==> inputs of 10-11 <==
// myCPU
module myCPU (
    input  wire         cpu_rst,
    input  wire         cpu_clk,
    output wire [13:0]  inst_addr,
    input  wire [31:0]  inst,
    output wire [31:0]  Bus_addr,
    input  wire [31:0]  Bus_rdata,
    output wire         Bus_wen,
    output wire [31:0]  Bus_wdata
);
clock: 5.78 ns
lec_check: 0
cap_margin: 10
core_margin: 2
core_utilization: 70
cts_cluster_size: 37
hold_slack_margin: 0.29
slew_margin: 20
run.sh (not shown) runs the stock make flow with config.mk's settings and CLKGATE_MAP_FILE=.
==> inputs of 10-08, as changes to 10-11 <==
==> flow/config.mk (replaced) <==
export PLATFORM = sky130hd
export DESIGN_NAME = myCPU
export DESIGN_NICKNAME = myCPU
export VERILOG_FILES = /design/flow/design.v
export SDC_FILE = /design/flow/constraint.sdc
export NUM_CORES = 4
export LEC_CHECK = 0
export CAP_MARGIN = 20
export CELL_PAD_IN_SITES_DETAIL_PLACEMENT = 0
export CELL_PAD_IN_SITES_GLOBAL_PLACEMENT = 0
export CORE_ASPECT_RATIO = 0.91
export CORE_MARGIN = 2
export CORE_UTILIZATION = 60
export CTS_CLUSTER_DIAMETER = 73
export GPL_ROUTABILITY_DRIVEN = 1
export PLACE_DENSITY_LB_ADDON = 0.04
export SETUP_SLACK_MARGIN = 1.08
export SLEW_MARGIN = 20
==> flow/constraint.sdc (replaced) <==
create_clock -name core_clock -period 6.85 [get_ports {cpu_clk}]
set_input_delay 1.3700 -clock core_clock [delete_from_list [all_inputs] [get_ports {cpu_clk}]]
set_output_delay 1.3700 -clock core_clock [all_outputs]
set_load 0.01 [all_outputs]
==> inputs of 04-28, as changes to 10-11 <==
==> flow/config.mk (replaced) <==
export PLATFORM = sky130hd
export DESIGN_NAME = myCPU
export DESIGN_NICKNAME = myCPU
export VERILOG_FILES = /design/flow/design.v
export SDC_FILE = /design/flow/constraint.sdc
export NUM_CORES = 4
export LEC_CHECK = 0
export CAP_MARGIN = 20
export CORE_MARGIN = 2
export CORE_UTILIZATION = 64
export SETUP_SLACK_MARGIN = 1.76
export SLEW_MARGIN = 20
==> flow/constraint.sdc (replaced) <==
create_clock -name core_clock -period 6.06 [get_ports {cpu_clk}]
set_input_delay 1.2120 -clock core_clock [delete_from_list [all_inputs] [get_ports {cpu_clk}]]
set_output_delay 1.2120 -clock core_clock [all_outputs]
set_load 0.01 [all_outputs]
==> results <==
item                                                              10-08                     04-28                     10-11
Status                                         finished with violations  finished with violations            did not finish
Last stage reached                                                    -                         -  global routing (5_1_grt)
Violated checks                                            setup timing              setup timing                         -
Site Rows                                                           127                       129                       123
Multi-Input Combinational                                         3,409                     3,410                         -
Clock network area share                                          5.78%                     5.48%                         -
Number of max-capacitance violations reported                         0                         0                         -
Largest area class, layout                                    registers                 registers                         -
Final Cycle Share                                                  100%                      114%                         -
Chip Width                                                       386 um                    357 um                    342 um
Setup WS post-layout                                           -3.32 ps                   -845 ps                         -
Total negative slack for setup checks                          -3.32 ps               -163,610 ps                         -
Via total after detailed routing                                 57,200                    59,400                         -
Wirelength per Cell                                             37.9 um                   39.1 um                         -
Number of sequential cells                                        1,546                     1,546                         -
Destination of the critical timing path              U_ID_EX.EX_rD1[27]                 PC.pc[19]                         -


==> run a: inputs <==
Starting RTL as in the previous note.
Settings: LEC_CHECK=0, CAP_MARGIN=20, CELL_PAD_IN_SITES_DETAIL_PLACEMENT=0, CELL_PAD_IN_SITES_GLOBAL_PLACEMENT=0, CORE_ASPECT_RATIO=0.91, CORE_MARGIN=2, CORE_UTILIZATION=70, CTS_CLUSTER_DIAMETER=350, CTS_CLUSTER_SIZE=57, GPL_ROUTABILITY_DRIVEN=1, PLACE_DENSITY_LB_ADDON=0.04, SETUP_SLACK_MARGIN=-0.53, SLEW_MARGIN=20; clock period 5.33 ns.
==> run b: changes against run a <==
--- a/flow/config.mk
+++ b/flow/config.mk
@@ -8,12 +8,12 @@
 export CAP_MARGIN = 20
 export CELL_PAD_IN_SITES_DETAIL_PLACEMENT = 0
 export CELL_PAD_IN_SITES_GLOBAL_PLACEMENT = 0
-export CORE_ASPECT_RATIO = 0.91
+export CORE_ASPECT_RATIO = 0.5
 export CORE_MARGIN = 2
 export CORE_UTILIZATION = 70
 export CTS_CLUSTER_DIAMETER = 350
 export CTS_CLUSTER_SIZE = 57
 export GPL_ROUTABILITY_DRIVEN = 1
-export PLACE_DENSITY_LB_ADDON = 0.04
-export SETUP_SLACK_MARGIN = -0.53
+export PLACE_DENSITY_LB_ADDON = 0.0
+export SETUP_SLACK_MARGIN = 1.08
 export SLEW_MARGIN = 20
==> flow/constraint.sdc (replaced) <==
create_clock -name core_clock -period 6.85 [get_ports {cpu_clk}]
set_input_delay 1.3700 -clock core_clock [delete_from_list [all_inputs] [get_ports {cpu_clk}]]
set_output_delay 1.3700 -clock core_clock [all_outputs]
set_load 0.01 [all_outputs]
==> qor summary <==
| item | run a | run b |
|---|---|---|
| Run status | stopped before the end | stopped before the end |
| Stage where the flow stopped | global routing | detailed placement |
| Async set-reset flop share out of synthesis | 0.338 | 0.338 |
| Die width | 358 um | 482 um |
| Last weighted congestion value of the routability-driven placer | 1.08 | 1.06 |
| Number of top-level pins | 145 | 145 |
| Dominant Register Cell | sky130_fd_sc_hd__edfxtp_1 | sky130_fd_sc_hd__edfxtp_1 |
| Fraction of the mapped netlist area in compound gates | 0.0798 | 0.0798 |
| Core Region | 0.113 mm^2 | 0.113 mm^2 |
| Post-synthesis sequential element count | 1546 | 1546 |
| Initial standard-cell utilization of the core | 0.704 | 0.707 |
| Mapped Cells | 5579 | 5579 |
| Warnings from Yosys | 12 | 12 |
| Synthesized-area fraction occupied by xor and xnor cells | 0.0122 | 0.0122 |
| Unique cell type count in the Yosys netlist | 87 | 87 |
| Most numerous cell in the Yosys netlist | sky130_fd_sc_hd__edfxtp_1 | sky130_fd_sc_hd__edfxtp_1 |
| Row count | 118 | 87 |
| Largest type area fraction | 0.385 | 0.385 |
| Number of cell instances after yosys synthesis | 5579 | 5579 |
| Part of the Yosys area used for sequential elements | 0.549 | 0.549 |
| Adders+Majority by Area | 0.0259 | 0.0259 |
| Die boundary height | 326 um | 243 um |
| Yosys stat chip area | 0.0798 mm^2 | 0.0798 mm^2 |
| Yosys simple share | 0.0639 | 0.0639 |
| Overall die area | 0.117 mm^2 | 0.117 mm^2 |


==> branch zinc: inputs <==
Starting RTL as in the previous note.
==> flow/config.mk <==
export PLATFORM = sky130hd
export DESIGN_NAME = myCPU
export DESIGN_NICKNAME = myCPU
export VERILOG_FILES = /design/flow/design.v
export SDC_FILE = /design/flow/constraint.sdc
export NUM_CORES = 4
export LEC_CHECK = 0
export ABC_AREA = 1
export CAP_MARGIN = 15
export CELL_PAD_IN_SITES_DETAIL_PLACEMENT = 2
export CORE_ASPECT_RATIO = 0.74
export CORE_MARGIN = 3
export CORE_UTILIZATION = 62
export GPL_ROUTABILITY_DRIVEN = 0
export HOLD_SLACK_MARGIN = 0.13
export MAX_ROUTING_LAYER = met4
export MIN_ROUTING_LAYER = met2
export PLACE_DENSITY = 0.85
export SETUP_SLACK_MARGIN = -0.46
export SLEW_MARGIN = 20
==> flow/constraint.sdc <==
create_clock -name core_clock -period 10.2 [get_ports {cpu_clk}]
set_input_delay 2.0400 -clock core_clock [delete_from_list [all_inputs] [get_ports {cpu_clk}]]
set_output_delay 2.0400 -clock core_clock [all_outputs]
set_load 0.01 [all_outputs]
==> branch lagoon: changes against branch zinc <==
==> flow/config.mk (replaced) <==
export PLATFORM = sky130hd
export DESIGN_NAME = myCPU
export DESIGN_NICKNAME = myCPU
export VERILOG_FILES = /design/flow/design.v
export SDC_FILE = /design/flow/constraint.sdc
export NUM_CORES = 4
export LEC_CHECK = 0
export ABC_AREA = 0
export CAP_MARGIN = 15
export CELL_PAD_IN_SITES_DETAIL_PLACEMENT = 2
export CELL_PAD_IN_SITES_GLOBAL_PLACEMENT = 3
export CORE_ASPECT_RATIO = 1.91
export CORE_MARGIN = 7
export CORE_UTILIZATION = 45
export CTS_CLUSTER_DIAMETER = 159
export GPL_ROUTABILITY_DRIVEN = 1
export MAX_ROUTING_LAYER = met5
export MIN_ROUTING_LAYER = met2
export PLACE_DENSITY_LB_ADDON = 0.11
export SETUP_SLACK_MARGIN = 1.75
export SLEW_MARGIN = 15
export TNS_END_PERCENT = 75
==> flow/constraint.sdc (replaced) <==
create_clock -name core_clock -period 7.47 [get_ports {cpu_clk}]
set_input_delay 1.4940 -clock core_clock [delete_from_list [all_inputs] [get_ports {cpu_clk}]]
set_output_delay 1.4940 -clock core_clock [all_outputs]
set_load 0.01 [all_outputs]
==> qor summary <==
item                                                                               branch lagoon                branch zinc
Synthesized netlist cell count                                                              5579                       9529
Mean area per synthesized cell                                                          14.3 um2                   8.69 um2
Cell count in the Yosys report                                                              5579                       9529
Die Span Y                                                                                596 um                     320 um
Yosys Chip Area                                                                        79800 um2                  82800 um2
Number of distinct library cells after synthesis                                              87                         63
Area of the die                                                                       190000 um2                 138000 um2
Top-area cell type share of the netlist area                                               38.5%                      37.1%
Post-synthesis mux area share                                                              23.8%                     0.230%
Simple Share, Synth                                                                        6.39%                      13.5%
Floorplan core density                                                                     45.3%                      62.9%
And-or/or-and share of the synthesized area                                                7.98%                      22.9%
Cell Rows                                                                                    213                        114
Proportion of synthesized chip area in sequential cells                                    54.9%                      52.9%
Parity-gate share of the synthesized area counting xor and xnor cells                      1.22%                     0.614%
Most frequent cell after synthesis                                     sky130_fd_sc_hd__edfxtp_1   sky130_fd_sc_hd__o21ai_0
Die extent in x                                                                           319 um                     431 um
Adder-cell share of the synthesized area                                                   2.59%                      2.50%
Run status                                                             aborted with a tool error  aborted with a tool error
Last stage reached                                                                       5_1_grt               3_5_place_dp
Synthesized cell area                                                                  79800 um2                  82800 um2
Core region area                                                                      176000 um2                 132000 um2
